Setup of nickel:
==> flow/design.v (excerpt) <==
module axi4_dut 
   (
    input wire ACLK,
    input wire ARESETn,
    input wire [4-1:0] MEM_AWID,
    input wire [32-1:0] MEM_AWADDR,
    input wire [8-1:0] MEM_AWLEN,
    input wire [3-1:0] MEM_AWSIZE,
    input wire [2-1:0] MEM_AWBURST,
    input wire [1-1:0] MEM_AWLOCK,
    input wire [4-1:0] MEM_AWCACHE,
    input wire [3-1:0] MEM_AWPROT,
    input wire [4-1:0] MEM_AWQOS,
    input wire MEM_AWVALID,
    output wire MEM_AWREADY,
    input wire [32-1:0] MEM_WDATA,
    input wire [(32/8)-1:0] MEM_WSTRB,
    input wire MEM_WLAST,
    input wire MEM_WVALID,
    output wire MEM_WREADY,
    output wire [4-1:0] MEM_BID,
    output wire [2-1:0] MEM_BRESP,
    output wire MEM_BVALID,
    input wire MEM_BREADY,
    input wire [4-1:0] MEM_ARID,
    input wire [32-1:0] MEM_ARADDR,
    input wire [8-1:0] MEM_ARLEN,
    input wire [3-1:0] MEM_ARSIZE,
    input wire [2-1:0] MEM_ARBURST,
    input wire [1-1:0] MEM_ARLOCK,
    input wire [4-1:0] MEM_ARCACHE,
    input wire [3-1:0] MEM_ARPROT,
    input wire [4-1:0] MEM_ARQOS,
    input wire MEM_ARVALID,
    output wire MEM_ARREADY,
    output wire [4-1:0] MEM_RID,
    output wire [32-1:0] MEM_RDATA,
    output wire [2-1:0] MEM_RRESP,
    output wire MEM_RLAST,
    output wire MEM_RVALID,
    input wire MEM_RREADY
);
clock: 4.15 ns
lec_check: 0
cap_margin: 20
core_margin: 2
core_utilization: 70
setup_slack_margin: 1.0
slew_margin: 20
run.sh (not shown) runs the stock make flow with config.mk's settings and CLKGATE_MAP_FILE=.
nickel: all stages done; final checks FAILED (negative setup slack).
Changes in xenon relative to nickel:
Settings: SETUP_SLACK_MARGIN removed (was 1.0); CORE_UTILIZATION changed from 70 to 67; the clock period (ns, I/O delays scaled along) changed from 4.15 to 6.75.
==> results <==
xenon: PASS, flow complete, no timing, DRC or antenna violations
Area share of and/or/nand/nor cells after synthesis essentially unchanged between xenon and nickel.
Sort nickel and xenon by fraction of power consumed by the clock network desc -> top: xenon
Relative to nickel, the setup slack on the worst flop-to-flop path of xenon is higher by 0.63 ns.
The maximum clock frequency in nickel is 1.5 times that in xenon.
Register fraction of the total cell area, nickel and xenon: larger value in xenon
On sequential fraction of design power, the higher figure sits with xenon, not nickel.
Here is what was changed in the inputs of lagoon compared with xenon.
Settings: PLACE_DENSITY newly set to 0.6; CORE_UTILIZATION changed from 67 to 68; the clock period (ns, I/O delays scaled along) changed from 6.75 to 3.94.
==> results <==
In lagoon the implementation completed, yet the final layout does not meet the checks, the culprit being negative setup slack.
The setup slack of lagoon is smaller than that of xenon.
Between xenon and lagoon, sequential share of layout area is lower for lagoon, xenon comes in above that.
Diff xenon and lagoon: worst endpoint data arrival time higher in xenon
Changes observed in lagoon relative to xenon: count of cell instances traversed by the critical path up 5, complex-gate fraction of the synthesized area roughly the same.
> inputs changed (lagoon -> quartz)
Settings: putting TNS_END_PERCENT at 10 where nothing was set; swapping 68 for 64 in CORE_UTILIZATION; putting ABC_AREA at 1 where nothing was set; swapping 3.94 for 7.56 in the clock period (ns, I/O delays scaled along).
## What came out
quartz: no failed stages, no open violations at the end. lagoon ran in full, but the layout does not pass; the checks complain about negative setup slack. Changes observed in quartz relative to lagoon: design area -650 um2, total length of routed wires +5.9%, logic area +12%.

* * *

axi4_dut again, from the RTL that the note above started with.
Settings: LEC_CHECK=0, ABC_AREA=1, CAP_MARGIN=15, CELL_PAD_IN_SITES_DETAIL_PLACEMENT=1, CELL_PAD_IN_SITES_GLOBAL_PLACEMENT=2, CORE_MARGIN=2, CORE_UTILIZATION=69, CTS_CLUSTER_SIZE=97, GPL_TIMING_DRIVEN=1, HOLD_SLACK_MARGIN=0.03, PLACE_DENSITY=0.6, SETUP_SLACK_MARGIN=0.85, SLEW_MARGIN=20, TNS_END_PERCENT=25; clock period 6.54 ns.
The first run died in global placement without I/O (3_1_place_gp_skip_io) with GPL-0301.
==> next run, changes <==
Settings changed: ABC_AREA 1 to default, CELL_PAD_IN_SITES_DETAIL_PLACEMENT 1 to default, CELL_PAD_IN_SITES_GLOBAL_PLACEMENT 2 to default, CORE_UTILIZATION 69 to 70, CTS_CLUSTER_SIZE 97 to 29, GPL_TIMING_DRIVEN 1 to default, HOLD_SLACK_MARGIN 0.03 to default, SETUP_SLACK_MARGIN 0.85 to 1.03, TNS_END_PERCENT 25 to default.
Clock period 6.54 ns to 3.93 ns, I/O delays scaled along.
After rerunning: This time the run finished but fails on setup timing; die area decreases by 8.1%; synthesized area went down by 6.9%; synthesized cell count went down by about 46%.
==> next run, changes <==
Settings changed: CAP_MARGIN 15 to 20, CORE_UTILIZATION 70 to 40, CTS_CLUSTER_SIZE 29 to default, SETUP_SLACK_MARGIN 1.03 to default.
Clock period 3.93 ns to 6.84 ns, I/O delays scaled along.
=> This time the run ran to the end with no violations; power decreases by 51%; sequential share of layout area increases by 4.2 points; count of clock-buffer cells in the layout decreases by 4; core utilization decreases by 40 points; cell count increases by 11%; area after synthesis is unchanged; wire length decreases by 16%; via count decreases by 13%; worst setup slack is better by 1300 ps; design area decreases by 6.6%.
==> next run, changes <==
Settings changed: MAX_ROUTING_LAYER from default to met4, PLACE_DENSITY 0.6 to default, PLACE_DENSITY_LB_ADDON from default to 0.16, SETUP_SLACK_MARGIN from default to 1.39.
Clock period 6.84 ns to 10.0 ns, I/O delays scaled along.
The changed run produced a clean layout.
Via count decreases by 0.57%.
Cell area hardly moves.
Final cell count barely changes.
Sequential share of layout area is about the same.
Die size stays the same.
Clock power decreases by 30%.
==> next run, changes <==
Settings changed: ABC_AREA from default to 1, CORE_UTILIZATION 40 to 65, MAX_ROUTING_LAYER met4 to default, PLACE_DENSITY from default to 0.6, PLACE_DENSITY_LB_ADDON 0.16 to default, SETUP_SLACK_MARGIN 1.39 to default.
Clock period 10.0 ns to 11.5 ns, I/O delays scaled along.
Effect: The new run completed with no timing, DRC or antenna violations. Global-route usage increases by 14 points. Count of clock-buffer cells in the layout decreases by 5. Routed wire length increases by about 12%. Cell area increases by 3.2%.
==> next run, changes <==
Settings changed: ABC_AREA 1 to default, CORE_UTILIZATION 65 to 72, CTS_CLUSTER_DIAMETER from default to 28, PLACE_DENSITY 0.6 to default, SETUP_SLACK_MARGIN from default to 0.51.
Clock period 11.5 ns to 4.25 ns, I/O delays scaled along.
Result: The new run finished but fails on capacitance limit, slew limit, setup timing; total power is higher to 3.3 times its value; via count is lower by 16%; hold slack gains 15 ps; register-to-register slack loses 5800 ps; worst setup slack loses 5200 ps; global-route usage is higher by 14 points.
Power is estimated from default activity; no workload was simulated.
